### design/flow/design.v
`timescale 1ns / 1ps
package ascon_pkg;
    typedef logic [0:4][63:0] t_state_array;
    typedef logic [0:11][7:0] t_constant_addition;
    typedef logic [0:31][7:0] t_substitution;
    /*verilator lint_off UNUSEDPARAM*/
    localparam t_constant_addition C_LUT_ADDITION = {
        8'hF0,
        8'hE1,
        8'hD2,
        8'hC3,
        8'hB4,
        8'hA5,
        8'h96,
        8'h87,
        8'h78,
        8'h69,
        8'h5A,
        8'h4B
    };
    localparam t_substitution C_LUT_SBOX = {
        8'h04,
        8'h0B,
        8'h1F,
        8'h14,
        8'h1A,
        8'h15,
        8'h09,
        8'h02,
        8'h1B,
        8'h05,
        8'h08,
        8'h12,
        8'h1D,
        8'h03,
        8'h06,
        8'h1C,
        8'h1E,
        8'h13,
        8'h07,
        8'h0E,
        8'h00,
        8'h0D,
        8'h11,
        8'h18,
        8'h10,
        8'h0C,
        8'h01,
        8'h19,
        8'h16,
        8'h0A,
        8'h0F,
        8'h17
    };
    /*verilator lint_on UNUSEDPARAM*/
endpackage : ascon_pkg
`timescale 1ns / 1ps
module ascon_fsm (
    input  logic                clock,                        
    input  logic                reset_n,                      
    input  logic                i_sys_enable,                 
    input  logic                i_start,                      
    input  logic                i_data_valid,                 
    input  logic unsigned [3:0] i_round_count,                
    input  logic unsigned [1:0] i_block_count,                
    output logic                o_valid_cipher,               
    output logic                o_done,                       
    output logic                o_mux_select,                 
    output logic                o_enable_xor_data_begin,      
    output logic                o_enable_xor_key_begin,       
    output logic                o_enable_xor_key_end,         
    output logic                o_enable_xor_lsb_end,         
    output logic                o_enable_state_reg,           
    output logic                o_enable_cipher_reg,          
    output logic                o_enable_tag_reg,             
    output logic                o_enable_round_counter,       
    output logic                o_reset_round_counter_to_6,   
    output logic                o_reset_round_counter_to_0,   
    output logic                o_enable_block_counter,       
    output logic                o_reset_block_counter,        
    output logic                o_ready                       
);
    typedef enum logic unsigned [4:0] {
        STATE_IDLE,                      
        STATE_CONFIGURATION,             
        STATE_START_INITIALIZATION,      
        STATE_PROCESS_INITIALIZATION,    
        STATE_END_INITIALIZATION,        
        STATE_IDLE_ASSOCIATED_DATA,      
        STATE_START_ASSOCIATED_DATA,     
        STATE_PROCESS_ASSOCIATED_DATA,   
        STATE_END_ASSOCIATED_DATA,       
        STATE_IDLE_PLAIN_TEXT,           
        STATE_START_PLAIN_TEXT,          
        STATE_PROCESS_PLAIN_TEXT,        
        STATE_END_PLAIN_TEXT,            
        STATE_IDLE_FINALIZATION,         
        STATE_START_FINALIZATION,        
        STATE_PROCESS_FINALIZATION,      
        STATE_END_FINALIZATION           
    } type_state_e;
    logic next_o_valid_cipher;               
    logic next_o_done;                       
    logic next_o_mux_select;                 
    logic next_o_enable_xor_data_begin;      
    logic next_o_enable_xor_key_begin;       
    logic next_o_enable_xor_key_end;         
    logic next_o_enable_xor_lsb_end;         
    logic next_o_enable_state_reg;           
    logic next_o_enable_cipher_reg;          
    logic next_o_enable_tag_reg;             
    logic next_o_enable_round_counter;       
    logic next_o_reset_round_counter_to_6;   
    logic next_o_reset_round_counter_to_0;   
    logic next_o_enable_block_counter;       
    logic next_o_reset_block_counter;        
    type_state_e
        current_state,   
        next_state;      
    always_ff @(posedge clock or negedge reset_n) begin
        if (!reset_n) begin
            current_state <= STATE_IDLE;
        end
        else if (i_sys_enable) begin
            current_state <= next_state;
        end
        else begin
            current_state <= STATE_IDLE;
        end
    end
    assign o_ready = (current_state == STATE_IDLE_ASSOCIATED_DATA) || (current_state == STATE_IDLE_PLAIN_TEXT) ||
        (current_state == STATE_IDLE_FINALIZATION);
    always_comb begin
        next_state = STATE_IDLE;
        unique case (current_state)
            STATE_IDLE: begin
                if (i_start) begin
                    next_state = STATE_CONFIGURATION;
                end
            end
            STATE_CONFIGURATION: begin
                next_state = STATE_START_INITIALIZATION;
            end
            STATE_START_INITIALIZATION: begin
                next_state = STATE_PROCESS_INITIALIZATION;
            end
            STATE_PROCESS_INITIALIZATION: begin
                if (i_round_count >= 4'h9) begin
                    next_state = STATE_END_INITIALIZATION;
                end
                else begin
                    next_state = STATE_PROCESS_INITIALIZATION;
                end
            end
            STATE_END_INITIALIZATION: begin
                next_state = STATE_IDLE_ASSOCIATED_DATA;
            end
            STATE_IDLE_ASSOCIATED_DATA: begin
                if (i_data_valid) begin
                    next_state = STATE_START_ASSOCIATED_DATA;
                end
                else begin
                    next_state = STATE_IDLE_ASSOCIATED_DATA;
                end
            end
            STATE_START_ASSOCIATED_DATA: begin
                next_state = STATE_PROCESS_ASSOCIATED_DATA;
            end
            STATE_PROCESS_ASSOCIATED_DATA: begin
                if (i_round_count >= 4'h9) begin
                    next_state = STATE_END_ASSOCIATED_DATA;
                end
                else begin
                    next_state = STATE_PROCESS_ASSOCIATED_DATA;
                end
            end
            STATE_END_ASSOCIATED_DATA: begin
                next_state = STATE_IDLE_PLAIN_TEXT;
            end
            STATE_IDLE_PLAIN_TEXT: begin
                if (i_data_valid) begin
                    next_state = STATE_START_PLAIN_TEXT;
                end
                else begin
                    next_state = STATE_IDLE_PLAIN_TEXT;
                end
            end
            STATE_START_PLAIN_TEXT: begin
                next_state = STATE_PROCESS_PLAIN_TEXT;
            end
            STATE_PROCESS_PLAIN_TEXT: begin
                if (i_round_count >= 4'h9) begin
                    next_state = STATE_END_PLAIN_TEXT;
                end
                else begin
                    next_state = STATE_PROCESS_PLAIN_TEXT;
                end
            end
            STATE_END_PLAIN_TEXT: begin
                if (i_block_count >= 2'b11) begin
                    next_state = STATE_IDLE_FINALIZATION;
                end
                else begin
                    next_state = STATE_IDLE_PLAIN_TEXT;
                end
            end
            STATE_IDLE_FINALIZATION: begin
                if (i_data_valid) begin
                    next_state = STATE_START_FINALIZATION;
                end
                else begin
                    next_state = STATE_IDLE_FINALIZATION;
                end
            end
            STATE_START_FINALIZATION: begin
                next_state = STATE_PROCESS_FINALIZATION;
            end
            STATE_PROCESS_FINALIZATION: begin
                if (i_round_count >= 4'h9) begin
                    next_state = STATE_END_FINALIZATION;
                end
                else begin
                    next_state = STATE_PROCESS_FINALIZATION;
                end
            end
            STATE_END_FINALIZATION: begin
                next_state = STATE_IDLE;
            end
            /*verilator coverage_off*/
            default: begin
                next_state = STATE_IDLE;
            end
            /*verilator coverage_on*/
        endcase
    end
    always_comb begin
        next_o_valid_cipher             = 0;
        next_o_done                     = 0;
        next_o_mux_select               = 1;
        next_o_enable_xor_data_begin    = 0;
        next_o_enable_xor_key_begin     = 0;
        next_o_enable_xor_key_end       = 0;
        next_o_enable_xor_lsb_end       = 0;
        next_o_enable_state_reg         = 1;
        next_o_enable_cipher_reg        = 0;
        next_o_enable_tag_reg           = 0;
        next_o_enable_round_counter     = 0;
        next_o_reset_round_counter_to_6 = 0;
        next_o_reset_round_counter_to_0 = 0;
        next_o_enable_block_counter     = 0;
        next_o_reset_block_counter      = 0;
        unique case (current_state)
            STATE_IDLE: begin
                next_o_enable_state_reg = 0;
            end
            STATE_CONFIGURATION: begin
                next_o_enable_state_reg         = 0;
                next_o_mux_select               = 0;
                next_o_reset_round_counter_to_0 = 1;
            end
            STATE_START_INITIALIZATION: begin
                next_o_mux_select           = 0;
                next_o_enable_round_counter = 1;
            end
            STATE_PROCESS_INITIALIZATION: begin
                next_o_enable_round_counter = 1;
            end
            STATE_END_INITIALIZATION: begin
                next_o_enable_xor_key_end = 1;
            end
            STATE_IDLE_ASSOCIATED_DATA: begin
                next_o_enable_state_reg         = 0;
                next_o_reset_round_counter_to_6 = 1;
            end
            STATE_START_ASSOCIATED_DATA: begin
                next_o_enable_round_counter  = 1;
                next_o_enable_xor_data_begin = 1;
            end
            STATE_PROCESS_ASSOCIATED_DATA: begin
                next_o_enable_round_counter = 1;
            end
            STATE_END_ASSOCIATED_DATA: begin
                next_o_enable_xor_lsb_end  = 1;
                next_o_reset_block_counter = 1;
            end
            STATE_IDLE_PLAIN_TEXT: begin
                next_o_enable_state_reg         = 0;
                next_o_reset_round_counter_to_6 = 1;
            end
            STATE_START_PLAIN_TEXT: begin
                next_o_enable_round_counter  = 1;
                next_o_enable_xor_data_begin = 1;
                next_o_enable_block_counter  = 1;
                next_o_enable_cipher_reg     = 1;
                next_o_valid_cipher          = 1;
            end
            STATE_PROCESS_PLAIN_TEXT: begin
                next_o_enable_round_counter = 1;
            end
            STATE_END_PLAIN_TEXT: begin
                next_o_enable_round_counter = 1;
            end
            STATE_IDLE_FINALIZATION: begin
                next_o_enable_round_counter     = 1;
                next_o_enable_state_reg         = 0;
                next_o_reset_round_counter_to_0 = 1;
            end
            STATE_START_FINALIZATION: begin
                next_o_enable_round_counter  = 1;
                next_o_enable_xor_data_begin = 1;
                next_o_enable_xor_key_begin  = 1;
                next_o_enable_cipher_reg     = 1;
                next_o_valid_cipher          = 1;
            end
            STATE_PROCESS_FINALIZATION: begin
                next_o_enable_round_counter = 1;
            end
            STATE_END_FINALIZATION: begin
                next_o_enable_xor_key_end = 1;
                next_o_enable_tag_reg     = 1;
                next_o_done               = 1;
            end
            /*verilator coverage_off*/
            default: begin
                next_o_valid_cipher             = 0;
                next_o_done                     = 0;
                next_o_mux_select               = 1;
                next_o_enable_xor_data_begin    = 0;
                next_o_enable_xor_key_begin     = 0;
                next_o_enable_xor_key_end       = 0;
                next_o_enable_xor_lsb_end       = 0;
                next_o_enable_state_reg         = 1;
                next_o_enable_cipher_reg        = 0;
                next_o_enable_tag_reg           = 0;
                next_o_enable_round_counter     = 0;
                next_o_reset_round_counter_to_6 = 0;
                next_o_reset_round_counter_to_0 = 0;
                next_o_enable_block_counter     = 0;
                next_o_reset_block_counter      = 0;
            end
            /*verilator coverage_on*/
        endcase
    end
    always_ff @(posedge clock or negedge reset_n) begin
        if (!reset_n) begin
            o_valid_cipher             <= 0;
            o_done                     <= 0;
            o_mux_select               <= 1;
            o_enable_xor_data_begin    <= 0;
            o_enable_xor_key_begin     <= 0;
            o_enable_xor_key_end       <= 0;
            o_enable_xor_lsb_end       <= 0;
            o_enable_state_reg         <= 0;
            o_enable_cipher_reg        <= 0;
            o_enable_tag_reg           <= 0;
            o_enable_round_counter     <= 0;
            o_reset_round_counter_to_6 <= 0;
            o_reset_round_counter_to_0 <= 0;
            o_enable_block_counter     <= 0;
            o_reset_block_counter      <= 0;
        end
        else if (i_sys_enable) begin
            o_valid_cipher             <= next_o_valid_cipher;
            o_done                     <= next_o_done;
            o_mux_select               <= next_o_mux_select;
            o_enable_xor_data_begin    <= next_o_enable_xor_data_begin;
            o_enable_xor_key_begin     <= next_o_enable_xor_key_begin;
            o_enable_xor_key_end       <= next_o_enable_xor_key_end;
            o_enable_xor_lsb_end       <= next_o_enable_xor_lsb_end;
            o_enable_state_reg         <= next_o_enable_state_reg;
            o_enable_cipher_reg        <= next_o_enable_cipher_reg;
            o_enable_tag_reg           <= next_o_enable_tag_reg;
            o_enable_round_counter     <= next_o_enable_round_counter;
            o_reset_round_counter_to_6 <= next_o_reset_round_counter_to_6;
            o_reset_round_counter_to_0 <= next_o_reset_round_counter_to_0;
            o_enable_block_counter     <= next_o_enable_block_counter;
            o_reset_block_counter      <= next_o_reset_block_counter;
        end
        else begin
            o_valid_cipher             <= 0;
            o_done                     <= 0;
            o_mux_select               <= 1;
            o_enable_xor_data_begin    <= 0;
            o_enable_xor_key_begin     <= 0;
            o_enable_xor_key_end       <= 0;
            o_enable_xor_lsb_end       <= 0;
            o_enable_state_reg         <= 0;
            o_enable_cipher_reg        <= 0;
            o_enable_tag_reg           <= 0;
            o_enable_round_counter     <= 0;
            o_reset_round_counter_to_6 <= 0;
            o_reset_round_counter_to_0 <= 0;
            o_enable_block_counter     <= 0;
            o_reset_block_counter      <= 0;
        end
    end
endmodule
`timescale 1ns / 1ps
module xor_begin
(
    input  logic         [319:0]         i_state,             
    input  logic         [ 63:0] i_data,              
    input  logic         [127:0] i_key,               
    input  logic                 i_enable_xor_key,    
    input  logic                 i_enable_xor_data,   
    output logic         [319:0]         o_state              
);
    assign o_state[319:256] = i_enable_xor_data ? (i_state[319:256] ^ i_data) : i_state[319:256];
    assign o_state[255:192] = i_enable_xor_key ? (i_state[255:192] ^ i_key[127:64]) : i_state[255:192];
    assign o_state[191:128] = i_enable_xor_key ? (i_state[191:128] ^ i_key[63:0]) : i_state[191:128];
    assign o_state[127:64] = i_state[127:64];
    assign o_state[63:0] = i_state[63:0];
endmodule
`timescale 1ns / 1ps
module xor_end
(
    input  logic         [319:0]         i_state,            
    input  logic         [127:0] i_key,              
    input  logic                 i_enable_xor_key,   
    input  logic                 i_enable_xor_lsb,   
    output logic         [319:0]         o_state             
);
    logic [63:0] state_part_4_xored_with_lsb;   
    assign state_part_4_xored_with_lsb = {i_state[63:1], i_state[0] ^ i_enable_xor_lsb};
    assign o_state[319:256] = i_state[319:256];
    assign o_state[255:192] = i_state[255:192];
    assign o_state[191:128] = i_state[191:128];
    assign o_state[127:64] = i_enable_xor_key ? (i_state[127:64] ^ i_key[127:64]) : i_state[127:64];
    assign
        o_state[63:0] = i_enable_xor_key ? (state_part_4_xored_with_lsb ^ i_key[63:0]) : state_part_4_xored_with_lsb;
endmodule
`timescale 1ns / 1ps
module addition_layer
(
    input  logic         [3:0] i_round,   
    input  logic         [319:0]       i_state,   
    output logic         [319:0]       o_state    
);
    assign o_state[319:256] = i_state[319:256];
    assign o_state[255:192] = i_state[255:192];
    logic [7:0] s_round_constant;   
    always_comb begin
        case (i_round)
            4'd0 : s_round_constant = 8'hF0;
            4'd1 : s_round_constant = 8'hE1;
            4'd2 : s_round_constant = 8'hD2;
            4'd3 : s_round_constant = 8'hC3;
            4'd4 : s_round_constant = 8'hB4;
            4'd5 : s_round_constant = 8'hA5;
            4'd6 : s_round_constant = 8'h96;
            4'd7 : s_round_constant = 8'h87;
            4'd8 : s_round_constant = 8'h78;
            4'd9 : s_round_constant = 8'h69;
            4'd10: s_round_constant = 8'h5A;
            4'd11: s_round_constant = 8'h4B;
            default: s_round_constant = 8'h00;
        endcase
    end
    assign o_state[191:128] = i_state[191:128] ^ {56'h00000000000000, s_round_constant};
    assign o_state[127:64] = i_state[127:64];
    assign o_state[63:0] = i_state[63:0];
endmodule
`timescale 1ns / 1ps
module sbox
(
    input  logic unsigned [4:0] i_data,   
    output logic          [4:0] o_data    
);
    always_comb begin
        case (i_data)
            5'd0 : o_data = 5'h04;
            5'd1 : o_data = 5'h0B;
            5'd2 : o_data = 5'h1F;
            5'd3 : o_data = 5'h14;
            5'd4 : o_data = 5'h1A;
            5'd5 : o_data = 5'h15;
            5'd6 : o_data = 5'h09;
            5'd7 : o_data = 5'h02;
            5'd8 : o_data = 5'h1B;
            5'd9 : o_data = 5'h05;
            5'd10: o_data = 5'h08;
            5'd11: o_data = 5'h12;
            5'd12: o_data = 5'h1D;
            5'd13: o_data = 5'h03;
            5'd14: o_data = 5'h06;
            5'd15: o_data = 5'h1C;
            5'd16: o_data = 5'h1E;
            5'd17: o_data = 5'h13;
            5'd18: o_data = 5'h07;
            5'd19: o_data = 5'h0E;
            5'd20: o_data = 5'h00;
            5'd21: o_data = 5'h0D;
            5'd22: o_data = 5'h11;
            5'd23: o_data = 5'h18;
            5'd24: o_data = 5'h10;
            5'd25: o_data = 5'h0C;
            5'd26: o_data = 5'h01;
            5'd27: o_data = 5'h19;
            5'd28: o_data = 5'h16;
            5'd29: o_data = 5'h0A;
            5'd30: o_data = 5'h0F;
            5'd31: o_data = 5'h17;
            default: o_data = 5'h00;
        endcase
    end
endmodule
`timescale 1ns / 1ps
module substitution_layer
#(
    parameter int G_NUM_SBOXES = 64   
) (
    input  logic         [319:0] i_state,   
    output logic         [319:0] o_state    
);
    for (genvar i = 0; i < G_NUM_SBOXES; i = i + 1) begin : g_sbox
        sbox sbox_i (
            .i_data({i_state[256+i], i_state[192+i], i_state[128+i], i_state[64+i], i_state[0+i]}),
            .o_data({o_state[256+i], o_state[192+i], o_state[128+i], o_state[64+i], o_state[0+i]})
        );
    end
endmodule
`timescale 1ns / 1ps
module diffusion_layer
(
    input  logic         [319:0] i_state,   
    output logic         [319:0] o_state    
);
    assign o_state[319:256] = i_state[319:256] ^ {i_state[274:256], i_state[319:275]} ^ {i_state[283:256], i_state[319:284]};
    assign o_state[255:192] = i_state[255:192] ^ {i_state[252:192], i_state[255:253]} ^ {i_state[230:192], i_state[255:231]};
    assign o_state[191:128] = i_state[191:128] ^ {i_state[128], i_state[191:129]} ^ {i_state[133:128], i_state[191:134]};
    assign o_state[127:64] = i_state[127:64] ^ {i_state[73:64], i_state[127:74]} ^ {i_state[80:64], i_state[127:81]};
    assign o_state[63:0] = i_state[63:0] ^ {i_state[6:0], i_state[63:7]} ^ {i_state[40:0], i_state[63:41]};
endmodule
 `timescale 1ns / 1ps
module permutation
(
    input  logic                 clock,                     
    input  logic                 reset_n,                   
    input  logic                 i_sys_enable,              
    input  logic                 i_mux_select,              
    input  logic                 i_enable_xor_key_begin,    
    input  logic                 i_enable_xor_data_begin,   
    input  logic                 i_enable_xor_key_end,      
    input  logic                 i_enable_xor_lsb_end,      
    input  logic                 i_enable_cipher_reg,       
    input  logic                 i_enable_tag_reg,          
    input  logic                 i_enable_state_reg,        
    input  logic         [319:0]         i_state,                   
    input  logic         [  3:0] i_round,                   
    input  logic         [ 63:0] i_data,                    
    input  logic         [127:0] i_key,                     
    output logic         [319:0]         o_state,                   
    output logic         [ 63:0] o_cipher,                  
    output logic         [127:0] o_tag                      
);
    logic         [319:0]
        state_mux_output,                    
        state_xor_begin_output,              
        state_adder_output,                  
        state_substitution_layer_output,     
        state_diffusion_output,              
        state_xor_end_output,                
        state_output_reg;                    
    logic [ 63:0] o_cipher_reg;              
    logic [127:0] o_tag_reg;                 
    assign state_mux_output = (i_mux_select == 1'b0) ? i_state : state_output_reg;
    xor_begin xor_begin_1 (
        .i_state          (state_mux_output),
        .i_data           (i_data),
        .i_key            (i_key),
        .i_enable_xor_key (i_enable_xor_key_begin),
        .i_enable_xor_data(i_enable_xor_data_begin),
        .o_state          (state_xor_begin_output)
    );
    addition_layer addition_layer_1 (
        .i_round(i_round),
        .i_state(state_xor_begin_output),
        .o_state(state_adder_output)
    );
    substitution_layer #(
        .G_NUM_SBOXES(64)
    ) substitution_layer_1 (
        .i_state(state_adder_output),
        .o_state(state_substitution_layer_output)
    );
    diffusion_layer diffusion_layer_1 (
        .i_state(state_substitution_layer_output),
        .o_state(state_diffusion_output)
    );
    xor_end xor_end_1 (
        .i_state         (state_diffusion_output),
        .i_key           (i_key),
        .i_enable_xor_key(i_enable_xor_key_end),
        .i_enable_xor_lsb(i_enable_xor_lsb_end),
        .o_state         (state_xor_end_output)
    );
    always_ff @(posedge clock or negedge reset_n) begin
        if (!reset_n) begin
            state_output_reg <= '0;
            o_cipher_reg     <= 0;
            o_tag_reg        <= 0;
        end
        else if (i_sys_enable) begin
            if (i_enable_state_reg) begin
                state_output_reg <= state_xor_end_output;
            end
            if (i_enable_cipher_reg) begin
                o_cipher_reg <= state_xor_begin_output[319:256];
            end
            if (i_enable_tag_reg) begin
                o_tag_reg <= {state_xor_end_output[127:64], state_xor_end_output[63:0]};
            end
        end
        else begin
            state_output_reg <= '0;
            o_cipher_reg     <= 0;
            o_tag_reg        <= 0;
        end
    end
    assign o_state  = state_output_reg;
    assign o_cipher = o_cipher_reg;
    assign o_tag    = o_tag_reg;
endmodule
`timescale 1ns / 1ps
module ascon
(
    input  logic         clock,            
    input  logic         reset_n,          
    input  logic         i_sys_enable,     
    input  logic         i_start,          
    input  logic         i_data_valid,     
    input  logic [ 63:0] i_data,           
    input  logic [127:0] i_key,            
    input  logic [127:0] i_nonce,          
    output logic [ 63:0] o_cipher,         
    output logic [127:0] o_tag,            
    output logic         o_valid_cipher,   
    output logic         o_done,           
    output logic         o_ready           
);
    logic
        s_mux_select,                       
        s_enable_xor_data_begin,            
        s_enable_xor_key_begin,             
        s_enable_xor_key_end,               
        s_enable_xor_lsb_end,               
        s_enable_state_reg,                 
        s_enable_cipher_reg,                
        s_enable_tag_reg,                   
        s_enable_round_counter,             
        s_reset_round_counter_to_6,         
        s_reset_round_counter_to_0,         
        s_enable_block_counter,             
        s_reset_block_counter,              
        s_valid_cipher,                     
        reg_valid_cipher,                   
        s_done,                             
        reg_done;                           
    logic         [319:0]       o_state;            
    logic         [3:0] reg_round_counter;  
    logic         [1:0] reg_block_counter;  
    ascon_fsm ascon_fsm_inst (
        .clock                     (clock),
        .reset_n                   (reset_n),
        .i_sys_enable              (i_sys_enable),
        .i_start                   (i_start),
        .i_data_valid              (i_data_valid),
        .i_round_count             (reg_round_counter),
        .i_block_count             (reg_block_counter),
        .o_valid_cipher            (s_valid_cipher),
        .o_done                    (s_done),
        .o_mux_select              (s_mux_select),
        .o_enable_xor_data_begin   (s_enable_xor_data_begin),
        .o_enable_xor_key_begin    (s_enable_xor_key_begin),
        .o_enable_xor_key_end      (s_enable_xor_key_end),
        .o_enable_xor_lsb_end      (s_enable_xor_lsb_end),
        .o_enable_state_reg        (s_enable_state_reg),
        .o_enable_cipher_reg       (s_enable_cipher_reg),
        .o_enable_tag_reg          (s_enable_tag_reg),
        .o_enable_round_counter    (s_enable_round_counter),
        .o_reset_round_counter_to_6(s_reset_round_counter_to_6),
        .o_reset_round_counter_to_0(s_reset_round_counter_to_0),
        .o_enable_block_counter    (s_enable_block_counter),
        .o_reset_block_counter     (s_reset_block_counter),
        .o_ready                   (o_ready)
    );
    permutation permutation_inst (
        .clock                  (clock),
        .reset_n                (reset_n),
        .i_sys_enable           (i_sys_enable),
        .i_mux_select           (s_mux_select),
        .i_enable_xor_key_begin (s_enable_xor_key_begin),
        .i_enable_xor_data_begin(s_enable_xor_data_begin),
        .i_enable_xor_key_end   (s_enable_xor_key_end),
        .i_enable_xor_lsb_end   (s_enable_xor_lsb_end),
        .i_enable_cipher_reg    (s_enable_cipher_reg),
        .i_enable_tag_reg       (s_enable_tag_reg),
        .i_enable_state_reg     (s_enable_state_reg),
        .i_state                ({i_data, i_key[127:64], i_key[63:0], i_nonce[127:64], i_nonce[63:0]}),
        .i_round                (reg_round_counter),
        .i_data                 (i_data),
        .i_key                  (i_key),
        .o_state                (o_state),
        .o_cipher               (o_cipher),
        .o_tag                  (o_tag)
    );
    always_ff @(posedge clock or negedge reset_n) begin
        if (!reset_n) begin
            reg_round_counter <= 4'b0;
            reg_block_counter <= 2'b0;
            reg_valid_cipher  <= 1'b0;
            reg_done          <= 1'b0;
        end
        else if (i_sys_enable) begin
            reg_valid_cipher <= s_valid_cipher;
            reg_done         <= s_done;
            if (s_reset_round_counter_to_6) begin
                reg_round_counter <= 4'd6;
            end
            else if (s_reset_round_counter_to_0) begin
                reg_round_counter <= 4'b0;
            end
            else if (s_enable_round_counter) begin
                reg_round_counter <= reg_round_counter + 4'b0001;
            end
            if (s_reset_block_counter) begin
                reg_block_counter <= 2'b00;
            end
            else if (s_enable_block_counter) begin
                reg_block_counter <= reg_block_counter + 2'b01;
            end
        end
        else begin
            reg_round_counter <= 4'b0;
            reg_block_counter <= 2'b0;
            reg_valid_cipher  <= 1'b0;
            reg_done          <= 1'b0;
        end
    end
    assign o_valid_cipher = reg_valid_cipher;
    assign o_done         = reg_done;
endmodule
### design/flow/run.sh
#!/bin/bash
# the make line also repeats each setting of config.mk as NAME=value (left out here)
make -C /OpenROAD-flow-scripts/flow DESIGN_CONFIG=/design/flow/config.mk WORK_HOME=/design/flow/orfs CLKGATE_MAP_FILE= finish
### design/flow/config.mk
export PLATFORM = sky130hd
export DESIGN_NAME = ascon
export DESIGN_NICKNAME = ascon
export VERILOG_FILES = /design/flow/design.v
export SDC_FILE = /design/flow/constraint.sdc
export NUM_CORES = 4
export LEC_CHECK = 0
export CAP_MARGIN = 20
export CORE_MARGIN = 2
export CORE_UTILIZATION = 72
export CTS_CLUSTER_SIZE = 41
export MAX_ROUTING_LAYER = met4
export SETUP_SLACK_MARGIN = 1.28
export SLEW_MARGIN = 20
### design/flow/constraint.sdc
create_clock -name core_clock -period 4.45 [get_ports {clock}]
set_input_delay 0.8900 -clock core_clock [delete_from_list [all_inputs] [get_ports {clock}]]
set_output_delay 0.8900 -clock core_clock [all_outputs]
set_load 0.01 [all_outputs]
==> deck_impl_summary.md, run 1 <==
Physical Implementation Snapshot

Yosys
  • Yosys aoi share: 15.37%
  • Avg Inst Size Synth: 9.181 µm²
  • Ys async rst share: 100.0%
  • Synth top cells by count: mux2i_1, xnor2_1, nor2_1, dfrtp_1, nand2_1
  • AND/OR/NAND/NOR Cells, Area Fraction: 13.40%
  • Synth Seq Share: 25.47%
  • Max-area cell share: 25.42%
  • Dominant comb cell: XOR/XNOR gates
  • Synth Area in Adders: 5.188%
  • Synth top cell by count: mux2i_1
  • Ys Warns: 5
  • Post-Syn Nets: 6209
  • Yosys stat cell total: 5747
  • Cell area after synthesis: 52770 µm²
  • MUX area fraction: 15.14%
  • Top_reg_cell synth: dfrtp_1
  • Post-synth regs: 537
  • Syn Inst Count: 5747
  • Yosys xor share: 21.41%
  • Area leader, netlist: dfrtp_1
  • Number of enable flip-flop cells: 0
  • Cell Type Count: 72
  • Top cells, area: dfrtp_1, mux2i_1, xnor2_1
  • Yosys Chip Area: 52770 µm²

Placement
  • Post-DP HPWL: 172400 µm
  • Placer Congestion: 1.184
  • Pre-CTS setup slack: 0.4340 ns
  • Buffers on Ports: 519
  • DP Area: 60340 µm²

Floorplan
  • Core Region: 72710 µm²
  • Chip Area: 75470 µm²
  • Top-level port count: 520
  • Row count: 99
  • Chip height: 274.7 µm
  • Die Wd: 274.7 µm
  • Core Util at FP: 72.57%

Clock network
  • H-tree depth: 3
  • Root buf cell: clkbuf_16
  • Clk sink count: 537
  • Num CTS Buffers: 66
  • Max Root-Sink Buffers: 3

Outcome
  • Log Error: [ERROR GRT-0116] Global routing finished with congestion. Check the congestion regions in the DRC Viewer.
  • Stage reached: 5_1_grt
  • Status: did not finish

GRT
  • GRT Total Usage: 83.21%
  • GR Overflow Total: 33
-- metal layers --
metal | overflow | GRT usage [%]
met3 | 1 | 69.35
met2 | 20 | 95.21
met1 | 0 | 82.47
met4 | 12 | 81.86
met5 | - | -
-- what timing repair did --
item | in CTS
setup buffers | 157
pin swaps | 120
gates cloned | 23
resized | 654
endpoints found under the setup margin | 429
hold buffers | 0
-- stage by stage --
step	instances	utilization (%)
after global placement	7167	82.98
after CTS	7462	94.15
after detailed placement	7167	82.98
after floorplan	5747	-
==> run 2, diff against run 1 <==
CAP_MARGIN = 15   (was 20)
CELL_PAD_IN_SITES_DETAIL_PLACEMENT = 0   (was default)
CORE_ASPECT_RATIO = 1.96   (was default)
CORE_MARGIN = 4   (was 2)
CORE_UTILIZATION = 41   (was 72)
CTS_CLUSTER_SIZE = default   (was 41)
GPL_ROUTABILITY_DRIVEN = 0   (was default)
MAX_ROUTING_LAYER = default   (was met4)
MIN_ROUTING_LAYER = met1   (was default)
SETUP_SLACK_MARGIN = default   (was 1.28)
SLEW_MARGIN = 15   (was 20)
TNS_END_PERCENT = 95   (was default)
clock period = 4.58 ns   (was 4.45 ns; I/O delays follow)
==> run 2 against run 1 <==
- now clean on timing, DRC and antenna
- synthesized cell count stayed put
- area after synthesis unchanged
- die size rose by 79%
==> deck_impl_summary.md, run 2 <==
Synthesis and Place & Route Summary

Floorplan
  • Chip Area: 134800 µm²
  • Core Util at FP: 41.22%
  • Chip height: 510.2 µm
  • Row count: 184
  • Die Wd: 264.2 µm
  • Core Region: 128000 µm²
  • Top-level port count: 520

Setup path
  • CP Class: reg2reg
  • Worst path bufs/invs: 2
  • CP required: 5.18 ns
  • Crit. End Element: register
  • CP startpoint: ascon_fsm_inst.o_mux_select
  • Reg2reg end: permutation_inst.state_output_reg[286]
  • CP endpoint: permutation_inst.state_output_reg[286]
  • Crit Path Max Fanout: 82
  • Startpoint Class: register
  • Max stage delay on crit path: 0.91 ns
  • Reg2reg start: ascon_fsm_inst.o_mux_select
  • Critical path depth: 7
  • WP data arrival: 4.92 ns
  • Number of cells on the worst reg-to-reg path: 7
  • CP top delay family: multiplexers
  • Slowest CP cell: mux2i_2
  • Worst-path cell chain: buf_12 > mux2i_1 > inv_1 > ha_1 > mux2i_2 > xnor2_1 > o22ai_1
  • R2R Setup Slk: 0.26 ns

Clock network
  • Cell resize tally after clock tree synthesis: 0
  • H-tree depth: 2
  • Setup bufs post-CTS: 0
  • Clock transition at the registers of the reported paths: 0.07 ns
  • Max Root-Sink Buffers: 3
  • Hold Buf Count CTS: 0
  • Root buf cell: clkbuf_16
  • Latency at later pin: 0.72 ns
  • CTS tree: built
  • Num CTS Buffers: 57
  • Clk sink count: 537

Yosys
  • Area leader, netlist: dfrtp_1
  • Cell area after synthesis: 52770 µm²
  • Cell Type Count: 72
  • MUX area fraction: 15.14%
  • Max-area cell share: 25.42%
  • Top cells, area: dfrtp_1, mux2i_1, xnor2_1
  • AND/OR/NAND/NOR Cells, Area Fraction: 13.40%
  • Synth Seq Share: 25.47%
  • Yosys Chip Area: 52770 µm²
  • Synth Area in Adders: 5.188%
  • Synth top cell by count: mux2i_1
  • Ys Warns: 5
  • Synth top cells by count: mux2i_1, xnor2_1, nor2_1, dfrtp_1, nand2_1
  • Yosys stat cell total: 5747
  • Ys async rst share: 100.0%
  • Number of enable flip-flop cells: 0
  • Dominant comb cell: XOR/XNOR gates
  • Yosys aoi share: 15.37%
  • Syn Inst Count: 5747
  • Post-synth regs: 537
  • Post-Syn Nets: 6209
  • Top_reg_cell synth: dfrtp_1
  • Yosys xor share: 21.41%
  • Avg Inst Size Synth: 9.181 µm²

Layout
  • Fill cells: 12060
  • Final nets: 6816
  • Synthesis-to-finish area growth: 21.01%
  • Register Area: 13470 µm²
  • Comb area: 37240 µm²

Detailed routing
  • Routed len/inst: 32.33 µm
  • DR DRC count: 0
  • Drt total wl: 261900 µm
  • Post-route ant nets: 0
  • Number of DRC markers in iteration 0: 5378
  • Pre-antenna DRT Iters: 6
  • Vias/cell: 6.120
  • Total number of vias: 49590

Job
  • Max-Cap Viols: 0
  • Tool warnings: 111

STA
  • Pins Over Slew Limit: 0
  • Final Cycle Share: 94.36%
  • Headroom to the max-slew limit: 11.34%
  • Post-layout minimum cycle time: 4.322 ns
  • Setup violations, final: 0
  • Maximum clock rate: 231.4 MHz
  • Tightest Pin Transition: 1.320 ns
  • Final hold violations: 0
  • RSZ-0062 raised after global routing: false
  • Final clock skew: 0.04974 ns
  • Worst hold margin: 0.1677 ns
  • TNS Setup: 0 ns

GRT
  • Vias in the first global route: 47030
  • GR Overflow Total: 0
  • GRT Total Usage: 37.41%
  • Initial antenna violation count: 35
  • First-pass GRT wire length: 359400 µm
  • Largest net degree at the start of global routing: 151

Outcome
  • Status: timing/DRC/antenna clean

Placement
  • Buffers on Ports: 519
  • Post-DP HPWL: 204000 µm

Min path
  • Hold crit path type: in2async
==> run 2: final cells by class <==
| cell class | instances | share of cell area, % |
|---|---|---|
| Timing Repair Buffer | 909 | 13.44 |
| Sequential cell | 537 | 21.09 |
| Antenna cell | 27 | 0.1058 |
| Clock inverter | 32 | 0.6760 |
| Inverter | 92 | 0.5526 |
| Clock buffer | 75 | 2.547 |
| Multi-Input combinational cell | 4757 | 58.31 |
| Tap cell | 1674 | 3.280 |
==> run 2: through the flow <==
| stage | area (µm²) | utilization [%] | setup slack, ns | cells |
|---|---|---|---|---|
| 5_1_grt | 63800 | 49.84 | 0.2615 | 8081 |
| 3_5_place_dp | 61690 | 48.19 | 0.4762 | 7968 |
| 6_report | 63850 | 49.88 | 0.2585 | 8103 |
| 2_1_floorplan | 52770 | - | 0.5477 | 5747 |
| 4_1_cts | 63740 | 49.80 | 0.5176 | 8075 |
| 3_3_place_gp | 61690 | 48.19 | 0.5192 | 7968 |
==> run 2: per-layer routing <==
layer	up-vias	wire length [µm]	global-route usage (%)
met5	-	182	0
met4	30	35730	39.07
met3	940	26060	10.36
met2	2872	110500	56.01
met1	24080	89450	41.30
li1	21670	-	-
==> run 3, diff against run 2 <==
CELL_PAD_IN_SITES_DETAIL_PLACEMENT = default   (was 0)
CORE_ASPECT_RATIO = default   (was 1.96)
CORE_MARGIN = 2   (was 4)
CORE_UTILIZATION = 40   (was 41)
GPL_ROUTABILITY_DRIVEN = default   (was 0)
MIN_ROUTING_LAYER = default   (was met1)
SLEW_MARGIN = 20   (was 15)
TNS_END_PERCENT = 55   (was 95)
clock period = 10.0 ns   (was 4.58 ns; I/O delays follow)
==> run 3 against run 2 <==
- register-to-register slack better by 4.1 ns
- via count is 2.4% lower
- cell area is 2.7% lower
- critical path type unchanged
- die size hardly changed
- setup slack better by 4.1 ns
- global-route usage is 1.1 points lower
- highest routed layer unchanged
- first-iteration DRC count is 20% higher
- still clean
==> deck_impl_summary.md, run 3 <==
Synthesis and Place & Route Summary

Yosys
  • Top_reg_cell synth: dfrtp_1
  • Syn Inst Count: 5747
  • Synth Seq Share: 25.47%
  • Synth top cell by count: mux2i_1
  • Yosys aoi share: 15.37%
  • Post-Syn Nets: 6209
  • Synth top cells by count: mux2i_1, xnor2_1, nor2_1, dfrtp_1, nand2_1
  • Max-area cell share: 25.42%
  • Ys async rst share: 100.0%
  • Synth Area in Adders: 5.188%
  • Post-synth regs: 537
  • Area leader, netlist: dfrtp_1
  • Yosys stat cell total: 5747
  • Ys Warns: 5
  • Top cells, area: dfrtp_1, mux2i_1, xnor2_1
  • Yosys Chip Area: 52770 µm²
  • Avg Inst Size Synth: 9.181 µm²
  • MUX area fraction: 15.14%
  • Cell Type Count: 72
  • AND/OR/NAND/NOR Cells, Area Fraction: 13.40%
  • Yosys xor share: 21.41%
  • Cell area after synthesis: 52770 µm²
  • Dominant comb cell: XOR/XNOR gates
  • Number of enable flip-flop cells: 0

Detailed routing
  • Total number of vias: 48410
  • Routed len/inst: 32.04 µm
  • Post-route ant nets: 0
  • Drt total wl: 253500 µm
  • Vias/cell: 6.117
  • DR DRC count: 0
  • Pre-antenna DRT Iters: 6
  • Number of DRC markers in iteration 0: 6454

GRT
  • GR Overflow Total: 0
  • Initial antenna violation count: 31
  • First-pass GRT wire length: 346300 µm
  • Vias in the first global route: 43390
  • Largest net degree at the start of global routing: 179
  • GRT Total Usage: 36.32%

STA
  • Maximum clock rate: 177.7 MHz
  • Final clock skew: 0.04229 ns
  • RSZ-0062 raised after global routing: false
  • Worst hold margin: 0.4759 ns
  • Final Cycle Share: 56.28%
  • Pins Over Slew Limit: 0
  • Tightest Pin Transition: 1.404 ns
  • Final hold violations: 0
  • Headroom to the max-slew limit: 5.697%
  • Post-layout minimum cycle time: 5.628 ns
  • Setup violations, final: 0
  • TNS Setup: 0 ns
  • Final worst setup slack: 4.372 ns

Setup path
  • Reg2reg end: permutation_inst.o_tag_reg[46]
  • Slowest CP cell: dfstp_4
  • R2R Setup Slk: 4.37 ns
  • Reg2reg start: ascon_fsm_inst.o_mux_select
  • CP required: 10.54 ns
  • Max stage delay on crit path: 1.21 ns
  • Worst path bufs/invs: 2
  • CP startpoint: ascon_fsm_inst.o_mux_select
  • Worst-path cell chain: buf_12 > buf_4 > mux2_2 > ha_1 > mux2i_1 > xor2_1 > xnor2_1 > a211oi_1
  • CP Class: reg2reg
  • WP data arrival: 6.17 ns
  • CP top delay family: buffers and inverters
  • Crit. End Element: register
  • CP endpoint: permutation_inst.o_tag_reg[46]
  • Startpoint Class: register
  • Crit Path Max Fanout: 116
  • Critical path depth: 8
  • Number of cells on the worst reg-to-reg path: 8

Floorplan
  • Core Region: 131100 µm²
  • Chip Area: 134800 µm²
  • Chip height: 367.2 µm
  • Core Util at FP: 40.24%
  • Die Wd: 367.2 µm
  • Top-level port count: 520
  • Row count: 133

Layout
  • Register Area: 13470 µm²
  • Finished Layout Cells: 7913
  • Post-Route Utilization: 47.38%
  • Post-layout instance area: 62120 µm²
  • Final nets: 6543
  • Comb area: 37330 µm²
  • Synthesis-to-finish area growth: 17.74%
  • Fill cells: 12650

Min path
  • Hold path depth: 1
  • Hold EP: permutation_inst.o_tag_reg[125]
  • Hold Startpoint: permutation_inst.o_tag_reg[125]
  • Hold crit path type: reg2reg

Clock network
  • Root buf cell: clkbuf_16
  • Latency at later pin: 0.73 ns
  • Num CTS Buffers: 74
  • Max Root-Sink Buffers: 3
  • Cell resize tally after clock tree synthesis: 0
  • Clock transition at the registers of the reported paths: 0.06 ns
  • Clk sink count: 537
  • Hold Buf Count CTS: 0
  • Setup bufs post-CTS: 0
  • H-tree depth: 3
  • CTS tree: built

Job
  • Tool warnings: 132
  • Max-Cap Viols: 0

Placement
  • Cells after DPL: 7760
  • Placer Congestion: 1.064
  • Post-DP HPWL: 197100 µm
  • DP Area: 59430 µm²
  • Buffers on Ports: 519
  • Pre-CTS setup slack: 4.468 ns

Outcome
  • Status: timing/DRC/antenna clean
run 3: final cells by class:
class / count / area share [%]
clock inverter: 35 / 0.8499
timing repair buffer: 619 / 9.836
sequential: 537 / 21.67
multi-input combinational: 4757 / 60.09
clock buffer: 101 / 3.373
inverter: 92 / 0.5680
tap: 1755 / 3.535
antenna: 17 / 0.06848
run 3: metal layers:
layer / track usage [%] / part of all wire [%] / vias up
li1: - / - / 21110
met1: 49.03 / 41 / 23730
met2: 51.35 / 41 / 2958
met3: 8.968 / 11 / 589
met4: 23.59 / 7.6 / 18
met5: 0 / 0.045 / -
==> run 4, diff against run 3 <==
CAP_MARGIN = 20   (was 15)
CORE_UTILIZATION = 68   (was 40)
CTS_CLUSTER_DIAMETER = 359   (was default)
CTS_CLUSTER_SIZE = 13   (was default)
TNS_END_PERCENT = default   (was 55)
clock period = 5.37 ns   (was 10.0 ns; I/O delays follow)
==> run 4 against run 3 <==
- still clean on timing, DRC and antenna
- final cell count decreased by 8.2%
- setup slack worse by 3.8 ns
- fmax grew 18%
- die size shrank 41%
- largest cell class unchanged
==> deck_impl_summary.md, run 4 <==
Synthesis and Place & Route Summary

Setup path
  • CP Class: reg2reg
  • WP data arrival: 5.29 ns
  • Worst path bufs/invs: 2
  • CP startpoint: ascon_fsm_inst.o_mux_select
  • Number of cells on the worst reg-to-reg path: 10
  • Crit. End Element: register
  • Crit Path Max Fanout: 49
  • CP required: 5.88 ns
  • Max stage delay on crit path: 1.11 ns
  • R2R Setup Slk: 0.59 ns
  • Critical path depth: 10
  • Slowest CP cell: dfstp_4
  • Startpoint Class: register
  • Reg2reg start: ascon_fsm_inst.o_mux_select
  • CP endpoint: permutation_inst.state_output_reg[10]
  • Reg2reg end: permutation_inst.state_output_reg[10]
  • Worst-path cell chain: buf_12 > buf_4 > nor2b_1 > a21oi_1 > ha_1 > mux2i_1 > xnor2_1 > xnor2_1 > mux2i_1 > nor2_1
  • CP top delay family: flip-flops

Detailed routing
  • Number of DRC markers in iteration 0: 8702
  • Post-route ant nets: 0
  • Vias/cell: 7.116
  • Routed len/inst: 31.88 µm
  • DR DRC count: 0
  • Drt total wl: 231700 µm
  • Total number of vias: 51720
  • Pre-antenna DRT Iters: 7

Clock network
  • Clock transition at the registers of the reported paths: 0.08 ns
  • Max Root-Sink Buffers: 3
  • Latency at later pin: 0.65 ns
  • Hold Buf Count CTS: 0
  • Setup bufs post-CTS: 0
  • Cell resize tally after clock tree synthesis: 0
  • Num CTS Buffers: 47
  • H-tree depth: 2
  • Clk sink count: 537
  • CTS tree: built
  • Root buf cell: clkbuf_16

STA
  • TNS Setup: 0 ns
  • Final hold violations: 0
  • Worst hold margin: 0.4994 ns
  • Final worst setup slack: 0.5868 ns
  • Pins Over Slew Limit: 0
  • Setup violations, final: 0
  • Final clock skew: 0.04698 ns
  • Post-layout minimum cycle time: 4.783 ns
  • Tightest Pin Transition: 1.271 ns
  • Final Cycle Share: 89.07%
  • Headroom to the max-slew limit: 12.82%
  • RSZ-0062 raised after global routing: false
  • Maximum clock rate: 209.1 MHz

Yosys
  • Top_reg_cell synth: dfrtp_1
  • MUX area fraction: 15.14%
  • Post-synth regs: 537
  • Synth Area in Adders: 5.188%
  • Yosys xor share: 21.41%
  • Post-Syn Nets: 6209
  • Ys async rst share: 100.0%
  • Dominant comb cell: XOR/XNOR gates
  • Cell area after synthesis: 52770 µm²
  • Yosys stat cell total: 5747
  • Max-area cell share: 25.42%
  • Area leader, netlist: dfrtp_1
  • Number of enable flip-flop cells: 0
  • Synth top cells by count: mux2i_1, xnor2_1, nor2_1, dfrtp_1, nand2_1
  • Top cells, area: dfrtp_1, mux2i_1, xnor2_1
  • Yosys Chip Area: 52770 µm²
  • Synth Seq Share: 25.47%
  • Cell Type Count: 72
  • Yosys aoi share: 15.37%
  • Synth top cell by count: mux2i_1
  • Syn Inst Count: 5747
  • Ys Warns: 5
  • Avg Inst Size Synth: 9.181 µm²
  • AND/OR/NAND/NOR Cells, Area Fraction: 13.40%

GRT
  • Vias in the first global route: 47020
  • First-pass GRT wire length: 324200 µm
  • Initial antenna violation count: 40
  • GR Overflow Total: 0
  • GRT Total Usage: 56.65%
  • Largest net degree at the start of global routing: 187

Placement
  • Post-DP HPWL: 177200 µm
  • Placer Congestion: 1.092
  • Cells after DPL: 7185
  • Pre-CTS setup slack: 0.9354 ns
  • Buffers on Ports: 519
  • DP Area: 59640 µm²

Floorplan
  • Die Wd: 282.6 µm
  • Chip height: 282.6 µm
  • Core Util at FP: 68.45%
  • Chip Area: 79840 µm²
  • Row count: 102
  • Top-level port count: 520
  • Core Region: 77080 µm²

Layout
  • Post-layout instance area: 60970 µm²
  • Final nets: 6657
  • Synthesis-to-finish area growth: 15.56%
  • Finished Layout Cells: 7268
  • Post-Route Utilization: 79.10%

Job
  • Max-Cap Viols: 0
  • Tool warnings: 125

Outcome
  • Status: timing/DRC/antenna clean

Min path
  • Hold crit path type: in2async
==> run 4: final cells by class <==
cell class,count,area (µm²)
diodes,28,70.07
clock buffers,51,1212
clock inverters,3,36.28
fillers,5098,16110
inverters,92,352.8
multi-input cells,4757,37230
flip-flops and latches,537,13470
well taps,1040,1301
repair buffers,760,7307
==> run 4: routing by layer <==
metal | share of wire, % | vias up | global-route usage (%) | wire, µm
li1 | - | 21290 | - | -
met1 | 34 | 24650 | 70.48 | 78290
met2 | 39 | 4569 | 77.05 | 90340
met3 | 17 | 1188 | 22.85 | 39050
met4 | 10 | 26 | 45.75 | 23890
met5 | 0.071 | - | 0 | 164
==> run 5, diff against run 4 <==
CAP_MARGIN = 40   (was 20)
CELL_PAD_IN_SITES_GLOBAL_PLACEMENT = 0   (was default)
CORE_UTILIZATION = 53   (was 68)
CTS_CLUSTER_DIAMETER = 313   (was 359)
CTS_CLUSTER_SIZE = 12   (was 13)
TNS_END_PERCENT = 30   (was default)
clock period = 4.1 ns   (was 5.37 ns; I/O delays follow)
==> run 5 against run 4 <==
- still clean
- synthesized cell count unchanged
- cell area increased by 4.7%
- critical endpoint is now permutation_inst.o_tag_reg[32]
==> deck_impl_summary.md, run 5 <==
Synthesis and Place & Route Summary

Yosys
  • Post-Syn Nets: 6209
  • Dominant comb cell: XOR/XNOR gates
  • Number of enable flip-flop cells: 0
  • Avg Inst Size Synth: 9.181 µm²
  • Synth Seq Share: 25.47%
  • Cell Type Count: 72
  • MUX area fraction: 15.14%
  • Top cells, area: dfrtp_1, mux2i_1, xnor2_1
  • Synth top cell by count: mux2i_1
  • Yosys Chip Area: 52770 µm²
  • Synth top cells by count: mux2i_1, xnor2_1, nor2_1, dfrtp_1, nand2_1
  • Syn Inst Count: 5747
  • Area leader, netlist: dfrtp_1
  • Cell area after synthesis: 52770 µm²
  • Yosys xor share: 21.41%
  • Yosys aoi share: 15.37%
  • Ys Warns: 5
  • Max-area cell share: 25.42%
  • Synth Area in Adders: 5.188%
  • Yosys stat cell total: 5747
  • Post-synth regs: 537
  • Top_reg_cell synth: dfrtp_1
  • AND/OR/NAND/NOR Cells, Area Fraction: 13.40%
  • Ys async rst share: 100.0%

Detailed routing
  • Number of DRC markers in iteration 0: 6541
  • DR DRC count: 0
  • Post-route ant nets: 0
  • Total number of vias: 50030
  • Drt total wl: 241800 µm
  • Routed len/inst: 30.98 µm
  • Pre-antenna DRT Iters: 6
  • Vias/cell: 6.410

GRT
  • GRT Total Usage: 46.09%
  • Vias in the first global route: 46170
  • Largest net degree at the start of global routing: 127
  • Initial antenna violation count: 28
  • GR Overflow Total: 0
  • First-pass GRT wire length: 337100 µm

Setup path
  • CP required: 4.59 ns
  • Reg2reg end: permutation_inst.o_tag_reg[32]
  • Most used cell, CP: buf_12
  • WP data arrival: 4.49 ns
  • Reg2reg start: ascon_fsm_inst.o_mux_select
  • CP endpoint: permutation_inst.o_tag_reg[32]
  • Startpoint Class: register
  • CP top delay family: buffers and inverters
  • Critical path depth: 11
  • Number of cells on the worst reg-to-reg path: 11
  • R2R Setup Slk: 0.10 ns
  • Worst-path cell chain: buf_12 > buf_12 > buf_12 > nor2b_1 > a21oi_1 > ha_1 > o21ai_0 > buf_4 > xnor2_1 > xnor2_1 > a211oi_1
  • Max stage delay on crit path: 0.87 ns
  • Crit. End Element: register
  • Worst path bufs/invs: 4
  • CP Class: reg2reg
  • Crit Path Max Fanout: 44
  • Slowest CP cell: dfstp_4
  • CP startpoint: ascon_fsm_inst.o_mux_select

STA
  • Final clock skew: 0.04136 ns
  • Setup violations, final: 0
  • Worst hold margin: 0.1925 ns
  • Tightest Pin Transition: 0.9803 ns
  • RSZ-0062 raised after global routing: false
  • Final hold violations: 0
  • Pins Over Slew Limit: 0
  • TNS Setup: 0 ns
  • Final Cycle Share: 97.52%
  • Headroom to the max-slew limit: 34.42%
  • Post-layout minimum cycle time: 3.998 ns
  • Maximum clock rate: 250.1 MHz

Floorplan
  • Core Region: 98560 µm²
  • Chip height: 319.5 µm
  • Chip Area: 102100 µm²
  • Row count: 115
  • Die Wd: 319.5 µm
  • Top-level port count: 520
  • Core Util at FP: 53.53%

Job
  • Tool warnings: 103
  • Max-Cap Viols: 0

Clock network
  • CTS tree: built
  • Clk sink count: 537
  • Clock transition at the registers of the reported paths: 0.06 ns
  • Root buf cell: clkbuf_16
  • Num CTS Buffers: 50
  • H-tree depth: 2
  • Hold Buf Count CTS: 0
  • Cell resize tally after clock tree synthesis: 0
  • Max Root-Sink Buffers: 3
  • Setup bufs post-CTS: 0
  • Latency at later pin: 0.68 ns

Layout
  • Post-layout instance area: 63850 µm²
  • Synthesis-to-finish area growth: 21.00%
  • Post-Route Utilization: 64.78%
  • Final nets: 6962

Placement
  • Placer Congestion: 1.060
  • Buffers on Ports: 519
  • Post-DP HPWL: 194200 µm
  • DP Area: 62480 µm²

Outcome
  • Status: timing/DRC/antenna clean

Min path
  • Hold crit path type: in2async
[run 5: through the flow]
step           cells  setup slack [ns]
3_3_place_gp    7723            0.1939
5_1_grt         7800           0.04321
2_1_floorplan   5747           0.06768
3_5_place_dp    7731            0.1777
6_report        7805            0.1017
4_1_cts         7787            0.2128
[run 5: cell type report]
class / count / area (µm²)
Antenna cell: 14 / 35.03
Clock buffer: 54 / 1287
Clock inverter: 2 / 13.76
Fill cell: 8407 / 34720
Inverter: 92 / 352.8
Multi-Input combinational cell: 4757 / 37210
Sequential cell: 537 / 13470
Tap cell: 1287 / 1610
Timing Repair Buffer: 1062 / 9877
[run 5: per-layer routing]
metal	up-vias	GRT usage [%]	part of all wire [%]	wire [µm]
met5	-	0	0.044	107
met4	16	30.83	7.9	19160
met3	659	13.15	12	29880
met2	3071	65.37	41	97960
met1	24420	60.89	39	94710
li1	21860	-	-	-
==> run 6, diff against run 5 <==
ABC_AREA = 1   (was default)
CAP_MARGIN = 20   (was 40)
CELL_PAD_IN_SITES_DETAIL_PLACEMENT = 0   (was default)
CORE_UTILIZATION = 70   (was 53)
CTS_CLUSTER_DIAMETER = 342   (was 313)
CTS_CLUSTER_SIZE = 75   (was 12)
GPL_TIMING_DRIVEN = 1   (was default)
HOLD_SLACK_MARGIN = 0.2   (was default)
MAX_ROUTING_LAYER = met4   (was default)
PLACE_DENSITY = 0.6   (was default)
SETUP_SLACK_MARGIN = 1.72   (was default)
SLEW_MARGIN = 40   (was 20)
TNS_END_PERCENT = 5   (was 30)
clock period = 4.8 ns   (was 4.1 ns; I/O delays follow)
==> run 6 against run 5 <==
- the run now fails in 5_1_grt
- area after synthesis down 2.4%
- die size down 26%
- synthesized cell count up 56%
==> deck_impl_summary.md, run 6 <==
Physical Implementation Snapshot

Outcome
  • Status: did not finish
  • Stage reached: 5_1_grt
  • Log Error: [ERROR GRT-0116] Global routing finished with congestion. Check the congestion regions in the DRC Viewer.

Floorplan
  • Die Wd: 275.2 µm
  • Core Util at FP: 70.68%
  • Top-level port count: 520
  • Row count: 99
  • Chip Area: 75720 µm²
  • Core Region: 72830 µm²
  • Chip height: 275.2 µm

Clock network
  • Max Root-Sink Buffers: 3
  • Clk sink count: 537
  • Num CTS Buffers: 11
  • Hold Buf Count CTS: 0
  • H-tree depth: 1
  • Root buf cell: clkbuf_16

Yosys
  • Synth top cells by count: nand2_1, nand3_1, inv_1, dfrtp_1, nand4_1
  • Avg Inst Size Synth: 5.741 µm²
  • Synth Seq Share: 26.11%
  • Cell Type Count: 50
  • Ys async rst share: 100.0%
  • Yosys xor share: 3.152%
  • Synth top cell by count: nand2_1
  • MUX area fraction: 0.8337%
  • Post-Syn Nets: 9428
  • Synth Area in Adders: 3.330%
  • Cell area after synthesis: 51480 µm²
  • AND/OR/NAND/NOR Cells, Area Fraction: 49.95%
  • Post-synth regs: 537
  • Max-area cell share: 32.57%
  • Ys Warns: 5
  • Top_reg_cell synth: dfrtp_1
  • Area leader, netlist: nand2_1
  • Yosys Chip Area: 51480 µm²
  • Top cells, area: nand2_1, dfrtp_1, nand3_1
  • Yosys aoi share: 6.232%
  • Dominant comb cell: simple AND/OR/NAND/NOR gates
  • Yosys stat cell total: 8966
  • Number of enable flip-flop cells: 0
  • Syn Inst Count: 8966

GRT
  • GR Overflow Total: 33
  • GRT Total Usage: 78.03%

Placement
  • Placer Congestion: 1.366
  • Buffers on Ports: 519
  • Pre-CTS setup slack: 0.7868 ns
  • DP Area: 57560 µm²
  • Post-DP HPWL: 213800 µm
run 6: layer usage:
| metal | GRT usage (%) | overflow |
|---|---|---|
| met1 | 78.52 | 0 |
| met2 | 89.50 | 9 |
| met3 | 66.30 | 9 |
| met4 | 71.25 | 15 |
| met5 | - | - |
run 6: stage by stage:
step | instances | hold slack (ns)
after CTS | 10320 | 0.2742
after detailed placement | 10270 | 0.4585
after global placement | 10270 | 0.4543
after floorplan | 8966 | 0.4285
run 6: timing repair:
action | CTS
gates cloned | 9
buffers inserted | 21
endpoints found under the setup margin | 439
endpoints found under the hold margin | 0
gates resized | 168
pin swaps | 14
==> run 7, diff against run 6 <==
CTS_CLUSTER_DIAMETER = 344   (was 342)
MAX_ROUTING_LAYER = met5   (was met4)
SLEW_MARGIN = 20   (was 40)
clock period = 5.34 ns   (was 4.8 ns; I/O delays follow)
==> run 7 against run 6 <==
- the flow again stops in 5_1_grt
- area after synthesis stayed put
- die size did not move
- synthesized cell count is the same
==> deck_impl_summary.md, run 7 <==
Physical Implementation Snapshot

Outcome
  • Status: did not finish
  • Stage reached: 5_1_grt
  • Log Error: [ERROR GRT-0116] Global routing finished with congestion. Check the congestion regions in the DRC Viewer.

Clock network
  • Num CTS Buffers: 11
  • Clk sink count: 537
  • Root buf cell: clkbuf_16
  • Hold Buf Count CTS: 0
  • H-tree depth: 1
  • Max Root-Sink Buffers: 3

Floorplan
  • Core Util at FP: 70.68%
  • Chip height: 275.2 µm
  • Top-level port count: 520
  • Row count: 99
  • Core Region: 72830 µm²
  • Chip Area: 75720 µm²
  • Die Wd: 275.2 µm

Yosys
  • Syn Inst Count: 8966
  • Yosys xor share: 3.152%
  • Area leader, netlist: nand2_1
  • Yosys aoi share: 6.232%
  • Number of enable flip-flop cells: 0
  • Synth Area in Adders: 3.330%
  • MUX area fraction: 0.8337%
  • Max-area cell share: 32.57%
  • Cell Type Count: 50
  • AND/OR/NAND/NOR Cells, Area Fraction: 49.95%
  • Cell area after synthesis: 51480 µm²
  • Top cells, area: nand2_1, dfrtp_1, nand3_1
  • Post-Syn Nets: 9428
  • Synth top cell by count: nand2_1
  • Yosys stat cell total: 8966
  • Ys Warns: 5
  • Synth top cells by count: nand2_1, nand3_1, inv_1, dfrtp_1, nand4_1
  • Post-synth regs: 537
  • Avg Inst Size Synth: 5.741 µm²
  • Top_reg_cell synth: dfrtp_1
  • Synth Seq Share: 26.11%
  • Ys async rst share: 100.0%
  • Yosys Chip Area: 51480 µm²
  • Dominant comb cell: simple AND/OR/NAND/NOR gates

GRT
  • GR Overflow Total: 11
  • GRT Total Usage: 72.68%

Placement
  • Post-DP HPWL: 212800 µm
  • Buffers on Ports: 519
  • Placer Congestion: 1.355
## run 7: repair_timing
item,CTS
setup buffers,4
gates resized,13
gates cloned,1
hold endpoints to repair,0
setup endpoints to repair,245
## run 7: stage by stage
| stage | util (%) | std cells | hold slack [ns] | worst slack [ns] | cell area [µm²] |
|---|---|---|---|---|---|
| floorplan | - | 8966 | 0.4285 | 2.633 | 51480 |
| global placement | 78.70 | 10250 | 0.4560 | 1.306 | 57320 |
| detailed placement | 78.70 | 10250 | 0.4632 | 1.257 | 57320 |
| CTS | 79.34 | 10270 | 0.4492 | 1.622 | 57780 |
## run 7: per-layer routing
layer  track usage (%)  GRT overflow
met4             66.44             6
met2             87.73             2
met3             58.09             3
met5             32.77             0
met1             75.31             0
==> run 8, diff against run 7 <==
CELL_PAD_IN_SITES_GLOBAL_PLACEMENT = 1   (was 0)
CORE_ASPECT_RATIO = 0.5   (was default)
CORE_UTILIZATION = 58   (was 70)
CTS_CLUSTER_SIZE = 97   (was 75)
PLACE_DENSITY = 0.35   (was 0.6)
clock period = 8.44 ns   (was 5.34 ns; I/O delays follow)
==> run 8 against run 7 <==
- area after synthesis unchanged
- synthesized cell count unchanged
- the run fails in 3_3_place_gp
- die size increased by 21%
==> deck_impl_summary.md, run 8 <==
Physical Implementation Snapshot

Yosys
  • Yosys xor share: 3.152%
  • Synth top cells by count: nand2_1, nand3_1, inv_1, dfrtp_1, nand4_1
  • Synth Seq Share: 26.11%
  • Ys async rst share: 100.0%
  • Avg Inst Size Synth: 5.741 µm²
  • Yosys stat cell total: 8966
  • Top_reg_cell synth: dfrtp_1
  • Yosys aoi share: 6.232%
  • Synth top cell by count: nand2_1
  • Top cells, area: nand2_1, dfrtp_1, nand3_1
  • Cell area after synthesis: 51480 µm²
  • Area leader, netlist: nand2_1
  • Post-Syn Nets: 9428
  • Syn Inst Count: 8966
  • Dominant comb cell: simple AND/OR/NAND/NOR gates
  • Number of enable flip-flop cells: 0
  • Yosys Chip Area: 51480 µm²
  • AND/OR/NAND/NOR Cells, Area Fraction: 49.95%
  • Synth Area in Adders: 3.330%
  • MUX area fraction: 0.8337%
  • Cell Type Count: 50
  • Post-synth regs: 537
  • Ys Warns: 5
  • Max-area cell share: 32.57%

Floorplan
  • Die Wd: 425.3 µm
  • Chip Area: 91300 µm²
  • Top-level port count: 520
  • Core Util at FP: 58.39%
  • Chip height: 214.7 µm
  • Row count: 77
  • Core Region: 88150 µm²

Outcome
  • Log Error: [ERROR GPL-0301] Utilization 105.119 % exceeds 100%.
  • Status: did not finish
  • Stage reached: 3_3_place_gp
==> run 9, diff against run 8 <==
ABC_AREA = default   (was 1)
CORE_ASPECT_RATIO = default   (was 0.5)
CORE_UTILIZATION = 72   (was 58)
CTS_CLUSTER_SIZE = 75   (was 97)
HOLD_SLACK_MARGIN = -0.1   (was 0.2)
MAX_ROUTING_LAYER = met4   (was met5)
PLACE_DENSITY = default   (was 0.35)
PLACE_DENSITY_LB_ADDON = 0.01   (was default)
SETUP_SLACK_MARGIN = 0.99   (was 1.72)
clock period = 3.4 ns   (was 8.44 ns; I/O delays follow)
==> run 9 against run 8 <==
- the flow stops in 3_1_place_gp_skip_io
- die size decreased by 17%
- area after synthesis is 2.5% higher
- synthesized cell count decreased by 36%
==> deck_impl_summary.md, run 9 <==
Physical Implementation Snapshot

Outcome
  • Log Error: [ERROR FLW-0024] Place density exceeds 1.0 (current PLACE_DENSITY_LB_ADDON =  0.01). Please check if the value of  PLACE_DENSITY_LB_ADDON is between 0 and 0.99.
  • Status: did not finish
  • Stage reached: 3_1_place_gp_skip_io

Floorplan
  • Chip height: 274.7 µm
  • Row count: 99
  • Chip Area: 75470 µm²
  • Die Wd: 274.7 µm
  • Core Util at FP: 72.57%
  • Core Region: 72710 µm²

Yosys
  • Top_reg_cell synth: dfrtp_1
  • Cell area after synthesis: 52770 µm²
  • Yosys stat cell total: 5747
  • Yosys aoi share: 15.37%
  • Area leader, netlist: dfrtp_1
  • Syn Inst Count: 5747
  • Ys Warns: 5
  • Cell Type Count: 72
  • Synth top cells by count: mux2i_1, xnor2_1, nor2_1, dfrtp_1, nand2_1
  • Ys async rst share: 100.0%
  • Max-area cell share: 25.42%
  • Number of enable flip-flop cells: 0
  • Synth Area in Adders: 5.188%
  • Dominant comb cell: XOR/XNOR gates
  • Synth top cell by count: mux2i_1
  • MUX area fraction: 15.14%
  • Synth Seq Share: 25.47%
  • Yosys xor share: 21.41%
  • AND/OR/NAND/NOR Cells, Area Fraction: 13.40%
  • Yosys Chip Area: 52770 µm²
  • Post-synth regs: 537
  • Top cells, area: dfrtp_1, mux2i_1, xnor2_1
  • Avg Inst Size Synth: 9.181 µm²
  • Post-Syn Nets: 6209
